== run A ==
==> flow/design.v <==
`timescale 1ns / 1ps
module fifo
(
 input we,  
 input re,
 input clk,
 input rst,
 input [7:0] data_in,
 output full,
 output reg [7:0] data_o,
 output  empty
);
integer i;
reg [4:0] pr,pw;
reg [7:0] mem [31:0];
assign empty = (pw == pr);
assign full  = ((pw + 5'd1) == pr);
 always@(posedge clk )
begin
 if(!rst)
  begin
   pr<=5'd1;
   pw<=5'd1;
   for(i=0;i<=31;i=i+1)
    begin
      mem[i]<=8'b0;
    end
  end
else
begin
  if(re&&!empty)
   begin
     data_o<=mem[pr];
     pr<=pr+5'd1;
   end
  if(we&&!full )
   begin
     mem[pw]<=data_in;
     pw<=pw+5'd1;
   end
end
end
endmodule
`timescale 1ns / 1ps
module UART_User_interface(
input [7:0]data_in,
input [2:0]addr,
input wr_en,
input rd_en,
input rst,
input clk,
input fifo_full,
output reg [7:0]AXI_data_out,
output reg [7:0]data_fifo,
output reg fifo_wr_en,
output     [7:0]reg_array0,
output     [7:0]reg_array1,
output     [7:0]reg_array3,
output     [7:0]reg_array4
    );
 reg [7:0] mem [0:7];
assign reg_array0=mem[0];    
assign reg_array1=mem[1];    
assign reg_array3=mem[3];    
assign reg_array4=mem[4];    
always @ (posedge clk) begin
 if (!rst) begin
   mem[0] <= 8'b0;
   mem[1] <= 8'b0;
   mem[2] <= 8'b0;
   mem[3] <= 8'b0;
   mem[4] <= 8'b0;
   mem[5] <= 8'b0;
   mem[6] <= 8'b0;
   mem[7] <= 8'b0;
   AXI_data_out <= 8'b0;
   data_fifo <= 8'b0;
   fifo_wr_en <= 1'b0;
    end
 else begin
   if (wr_en) 
      begin
       mem[addr] <= data_in;
       AXI_data_out <= 0;
         if (addr== 3'b000&& !fifo_full && reg_array3[7] == 0)
         begin                              
            fifo_wr_en <= 1'b1;             
            data_fifo <= data_in;
            mem[5] <= 8'b11111101;
         end 
         else 
         begin
            mem[5]<= 8'b11111111;
            fifo_wr_en <= 1'b0;
            data_fifo <= 8'b0;
         end  
   end	  
   else if (rd_en) begin
	       AXI_data_out <= mem[addr];
	       fifo_wr_en <= 1'b0;
   end
   else begin
	      AXI_data_out <= 0;
	      fifo_wr_en <= 1'b0;
	      mem[5]<= 8'b11111111;
   end	 
 end
end
endmodule
`timescale 1ns / 1ps
module c_div
(
input control,               
input clk_cpu,               
input rst,
input [7:0] tx,              
input [7:0] rate,            
output reg baud_clock,       
output reg baud_tick         
);
reg [15:0] value_rate;
reg  [22:0] int_counter;
reg generate_clk;
always @( posedge clk_cpu)
begin
	if (!rst)
		begin
         value_rate <=16'b0;
		 int_counter <= 0;
	     baud_clock <=1;
         generate_clk <= 0;
         baud_tick <= 0;
		end
    else if (control) begin
         value_rate <= {rate,tx};
         generate_clk <= 1;
         baud_tick <= 0;
    end
    else if (generate_clk) begin
	      if (int_counter == ((value_rate/2)))   
		     begin
		      int_counter <= 0;
		      baud_clock <= ~baud_clock;
		      baud_tick <= ~baud_clock;
		      end
	      else begin
		      int_counter <= int_counter + 1;
		      baud_tick <= 0;
	      end
          end
    else begin
             value_rate <= 16'b0;
		     int_counter <= 0;
	         baud_clock <=1;
	         baud_tick <= 0;
         end
end
endmodule
`timescale 1ns / 1ps
module Process(
    input LCR0,                            
    input LCR1,
    input LCR2,                            
    input LCR3,                            
    input LCR4,                           
    input LCR5,
    input [7:0] data_in,  
    input fifo_empty,                      
    input clk,
    input reset,
    input tx_ready,                       
    output reg  fifo_read,                
    output reg [8:0] data_out,  
    output reg  [3:0] data_length,
    output reg [1:0] num_stop_bit,     
    output reg data_out_active         
    );
 reg  [3:0] data_in_length ;
 reg [7:0] data;
 reg [2:0] state;
 reg [2:0] next_state;
 reg parity;
 parameter  IDLE = 1'b0;
 parameter  data_processing = 1'b1;
always @(posedge clk)
begin
  if (reset==0)  state<= IDLE;
  else           state<= next_state;
end
always @*
 begin
   data_out_active =  0;
   data_out =0;
   num_stop_bit =0;
   data_length =0;
   fifo_read = 0;
   data = 0;
   data_in_length = 0;
   parity = 0;
   next_state = IDLE;
   case (state)
   IDLE:
     begin
    if ( fifo_empty == 0 && tx_ready)   
       begin                            
      fifo_read = 1;                     
     next_state = data_processing ;
       end
 end
data_processing:
    begin
    data_out_active=1;
 case({LCR0,LCR1})               
      2'b00:   begin data_in_length =5; data = {3'b000, data_in[4:0]}; end
      2'b01:   begin data_in_length =6; data = {2'b00,  data_in[5:0]}; end
      2'b10:   begin data_in_length =7; data = {1'b0,   data_in[6:0]}; end
      default: begin data_in_length =8; data = data_in;               end
 endcase
 parity = (^data) ^ LCR5;
     if (LCR3==1)
 begin
      data_length = data_in_length + 4'd1 ;
      data_out = {1'b0,data} | ({8'b0,parity} << data_in_length) ;
     end
 else
      begin
      data_length =  data_in_length;
      data_out = {1'b0,data};
      end
 case (LCR2)                             
 1'b0:    num_stop_bit=2'b01;    
 default: begin
        case({LCR0,LCR1})
        2'b00:   num_stop_bit=2'b10 ;     
        default: num_stop_bit= 2'b11 ;    
        endcase
     end
endcase
    if(!tx_ready)
       next_state=  IDLE;
    else
       next_state=  data_processing ;
    end
 default: begin
    next_state = IDLE;
 end
endcase
 end
endmodule
`timescale 1ns / 1ps
module transmitter(
    input [8:0] data_in,           
    input [1:0] num_stop_bit,
    input reset,
    input [3:0] data_length,            
    input MCR1,                   
    input clk,                   
    input baud_tick,             
    input data_valid ,            
    input n_CTS ,
    output reg  serial_data_out,
    output reg  n_RTS,                       
    output reg  tx_done,          
    output tx_ready              
    );
  reg  [9:0] data;
  reg [13:0] clk_counter;
  reg [3:0] length;
  reg [3:0] bit_counter;  
  reg start_transmit;
  reg tx;
  assign tx_ready = !tx_done;
always @(posedge clk)
 begin
   if (!reset) begin
        data <= 0;
        length <= 0;
        clk_counter <=0;
        bit_counter <= 0;
        n_RTS <= 1;
        tx_done <=0;
        serial_data_out <= 1;
        tx <=1;
       end
   else if (!baud_tick) begin
   end
   else if (data_valid && MCR1 && tx && !n_CTS) begin
         data <= {data_in[8:0],1'b0};      
         length <= data_length;
         bit_counter <= 0;
         tx_done <= 0;
         n_RTS <= 1;    
         tx <=0;
   end 
  else if ( MCR1 && !tx)begin
    n_RTS <= 0;   
    if (bit_counter <= length) begin
       if (clk_counter == 15) begin              
          clk_counter <=  0;                     
          bit_counter <= bit_counter + 1;
          serial_data_out <= data[0];
          data <= {1'b0,data[9:1]};
          end
       else  begin
          serial_data_out <= data[0];
          clk_counter <= clk_counter +1;
        end      
     end
    else begin
     n_RTS <= 0;
        case (num_stop_bit)
      2'b01: begin
           if (clk_counter == 15)begin             
             clk_counter <=  0;
             tx_done <= 1;
             tx<=1;       
             serial_data_out <= 1;
              end
           else  begin
             serial_data_out <=1;
             clk_counter <= clk_counter +1;            
           end
       end
      2'b10:begin                         
           if (clk_counter == 23)begin            
             clk_counter <=  0;
             tx_done <= 1;
             tx<=1;     
             serial_data_out <=1;
              end
           else  begin
             clk_counter <= clk_counter +1;
              serial_data_out <=1;              
              end         
       end
    2'b11:begin
           if (clk_counter == 31)begin             
             clk_counter <=  0;
             tx_done <= 1;
             tx<=1;      
             serial_data_out <=1;
              end
           else  begin
             clk_counter <= clk_counter +1;
             serial_data_out <=1;             
              end         
      end
    default begin
           if (clk_counter == 15)begin             
             clk_counter <=  0;
             tx_done <= 1;
             tx<=1;         
             serial_data_out <=1;
              end
           else  begin
             clk_counter <= clk_counter +1; 
             serial_data_out <=1;            
              end       
     end
     endcase
    end    
 end
 else begin
       data <= 0;
       length <= 0;
       clk_counter <=0;
       bit_counter <= 0;
       n_RTS <= 1;
       tx_done <=0;
       serial_data_out <= 1;
       tx <= 1;
 end 
end
endmodule
`timescale 1ns / 1ps
module UART_Top_Module(
input clk,                      
input rst,                      
input [7:0] data_in,            
input wr_en,rd_en,              
input [2:0] address,            
output  [7:0]data_o,            
output  serial_data_out,        
output  n_RTS,                  
output  tx_done,                
input   n_CTS                 
);
wire b1;
wire [7:0]b2;
wire b3;
wire [7:0]ar0;
wire [7:0]ar1;
wire [7:0]ar3;
wire [7:0]ar4;
wire e1, e2;
wire [8:0]e3;
wire [1:0]e4;
wire [3:0]e5;
wire e6;
wire c1, c3;
wire [7:0]c2;
wire  d1, d2;
assign tx_done = e6;
 UART_User_interface UI1 ( .clk(clk), .rst(rst),
  .wr_en(wr_en), .rd_en(rd_en), .data_in(data_in)
  , .addr(address), .fifo_full(b1),
  .data_fifo(b2), .fifo_wr_en(b3), .AXI_data_out(data_o),
  .reg_array0(ar0), .reg_array1(ar1), .reg_array3(ar3)
  , .reg_array4(ar4)
  );
  fifo F1( .clk(clk), .rst(rst),
  .we(b3), .data_in(b2), .re(c1),
  .full(b1), .data_o(c2), .empty(c3));
  c_div CD1( .rst(rst),
  .clk_cpu(clk), .tx(ar0), .rate(ar1), .control(ar3[7]),
  .baud_clock(d1), .baud_tick(d2));
  Process pr(
  .clk(clk), 
  .reset(rst),
  .data_in(c2), 
  .fifo_empty(c3), 
  .tx_ready(e1),
  .LCR0(ar3[0]), 
  .LCR1(ar3[1]),
  .LCR2(ar3[2]),
  .LCR3(ar3[3]),
  .LCR4(ar3[4]),
  .LCR5(ar3[5]),
  .fifo_read(c1), 
  .data_out_active(e2),
  .data_out(e3), 
  .num_stop_bit(e4),
  .data_length(e5));
  transmitter TX(  .reset(rst),
  .data_valid(e2), .data_in(e3), .num_stop_bit(e4), .data_length(e5), .MCR1(ar4[1]), .clk(clk), .baud_tick(d2),
  .serial_data_out(serial_data_out), .n_RTS(n_RTS), .tx_done(e6),.tx_ready(e1),.n_CTS(n_CTS));
 endmodule
==> flow/config.mk <==
export PLATFORM = sky130hd
export DESIGN_NAME = UART_Top_Module
export DESIGN_NICKNAME = UART_Top_Module
export VERILOG_FILES = /design/flow/design.v
export SDC_FILE = /design/flow/constraint.sdc
export NUM_CORES = 4
export LEC_CHECK = 0
export ABC_AREA = 0
export CAP_MARGIN = 20
export CELL_PAD_IN_SITES_DETAIL_PLACEMENT = 0
export CELL_PAD_IN_SITES_GLOBAL_PLACEMENT = 0
export CORE_MARGIN = 2
export CORE_UTILIZATION = 72
export CTS_CLUSTER_DIAMETER = 378
export CTS_CLUSTER_SIZE = 15
export GPL_TIMING_DRIVEN = 1
export PLACE_DENSITY_LB_ADDON = 0.01
export SETUP_SLACK_MARGIN = 0.62
export SLEW_MARGIN = 20
==> flow/constraint.sdc <==
create_clock -name core_clock -period 2.12 [get_ports {clk}]
set_input_delay 0.4240 -clock core_clock [delete_from_list [all_inputs] [get_ports {clk}]]
set_output_delay 0.4240 -clock core_clock [all_outputs]
set_load 0.01 [all_outputs]
run.sh (not shown) runs the stock make flow with config.mk's settings and CLKGATE_MAP_FILE=.
Complete run, failing final checks: run A, reason setup timing.
--- input diff run A..run B ---
==> flow/config.mk <==
export PLATFORM = sky130hd
export DESIGN_NAME = UART_Top_Module
export DESIGN_NICKNAME = UART_Top_Module
export VERILOG_FILES = /design/flow/design.v
export SDC_FILE = /design/flow/constraint.sdc
export NUM_CORES = 4
export LEC_CHECK = 0
export CAP_MARGIN = 20
export CORE_MARGIN = 2
export CORE_UTILIZATION = 40
export SLEW_MARGIN = 20
==> flow/constraint.sdc <==
create_clock -name core_clock -period 5.0 [get_ports {clk}]
set_input_delay 1.0000 -clock core_clock [delete_from_list [all_inputs] [get_ports {clk}]]
set_output_delay 1.0000 -clock core_clock [all_outputs]
set_load 0.01 [all_outputs]
--- outcome ---
Path category of the worst min-delay check = in2reg: run A; path category of the worst min-delay check = reg2reg: run B
Routed wire in run B totals less than in run A.
Run B reached the end of the flow, and the finished layout is clean on the timing, design-rule and antenna checks.
Diff run A -> run B: wire length per cell -about 26%, portion of total power attributed to sequential cells -1.8 points.
In the reports for run B and run A, the smaller critical path depth in cells belongs to run B.
Row summed negative setup slack over all endpoints: run B higher / run A lower
Measured against each other, run B and run A differ in maximum VDD drop, the higher figure coming from run A.
What run A reported for power in sequential cells has to be multiplied by 0.43 to get the figure for run B.
Relative to run A, setup slack on the worst flop-to-flop path has gone up in run B.
--- input diff run B..run C ---
diff --git a/flow/config.mk b/flow/config.mk
--- a/flow/config.mk
+++ b/flow/config.mk
@@ -6,6 +6,7 @@
 export NUM_CORES = 4
 export LEC_CHECK = 0
+export ABC_AREA = 1
 export CAP_MARGIN = 20
 export CORE_MARGIN = 2
-export CORE_UTILIZATION = 40
+export CORE_UTILIZATION = 72
 export SLEW_MARGIN = 20
==> flow/constraint.sdc <==
create_clock -name core_clock -period 3.18 [get_ports {clk}]
set_input_delay 0.6360 -clock core_clock [delete_from_list [all_inputs] [get_ports {clk}]]
set_output_delay 0.6360 -clock core_clock [all_outputs]
set_load 0.01 [all_outputs]
Notes after the runs:
- In the reports for run B and run C, the larger met1 usage in global routing belongs to run C.
- Run B has a lower area fraction in compound gates than run C.
- In the metrics for run B and run C, the one carrying the higher global-route wire length before repair is run C.
What run D does differently from run C at the input level:
diff --git a/flow/config.mk b/flow/config.mk
--- a/flow/config.mk
+++ b/flow/config.mk
@@ -6,7 +6,8 @@
 export NUM_CORES = 4
 export LEC_CHECK = 0
-export ABC_AREA = 1
 export CAP_MARGIN = 20
 export CORE_MARGIN = 2
 export CORE_UTILIZATION = 72
+export PLACE_DENSITY_LB_ADDON = 0.01
+export SETUP_SLACK_MARGIN = 0.62
 export SLEW_MARGIN = 20
==> flow/constraint.sdc <==
create_clock -name core_clock -period 2.16 [get_ports {clk}]
set_input_delay 0.4320 -clock core_clock [delete_from_list [all_inputs] [get_ports {clk}]]
set_output_delay 0.4320 -clock core_clock [all_outputs]
set_load 0.01 [all_outputs]
==> results <==
- Run D vs run C, net count entering floorplan went down by 627.
- Total die size: run C vs run D, no meaningful difference
- TX.length[1] as the timing startpoint of the critical path was reported by run D, and F1.pw[0] by run C.
- The layout from run D, despite a flow that completed every stage, fails the layout checks, with the failing checks listed as setup timing.
- Relative to run C, the time the worst path needs with I/O delays and setup of run D is lower by 0.25 ns.
- Sequential share of layout area is lower on run D
- Run D does worse than run C on wire length of the first global-routing pass.
Here is what was changed in the inputs of run E compared with run D.
diff --git a/flow/config.mk b/flow/config.mk
--- a/flow/config.mk
+++ b/flow/config.mk
@@ -9,5 +9,5 @@
 export CORE_MARGIN = 2
 export CORE_UTILIZATION = 72
-export PLACE_DENSITY_LB_ADDON = 0.01
-export SETUP_SLACK_MARGIN = 0.62
+export CTS_CLUSTER_DIAMETER = 42
+export SETUP_SLACK_MARGIN = 1.07
 export SLEW_MARGIN = 20
==> flow/constraint.sdc <==
create_clock -name core_clock -period 3.93 [get_ports {clk}]
set_input_delay 0.7860 -clock core_clock [delete_from_list [all_inputs] [get_ports {clk}]]
set_output_delay 0.7860 -clock core_clock [all_outputs]
set_load 0.01 [all_outputs]
### Flow results
- Capturing instance or port of the critical path = F1.mem[9][5]: run E; capturing instance or port of the critical path = TX.data[9]: run D
- Run E ends up with lower final antenna diode count than run D does.
- Relative contribution of combinational cells to total power on run E is down relative to run D.
- [compare] base=run D new=run E: worst setup slack moved up, part of the total power dissipated in the clock network +2.4 points.
- Of run D and run E, just one finished clean: run E.
- Ran to the end and failed final checks on setup timing: run D.
Power figures rest on the tool's default switching activity, not on a simulated workload.
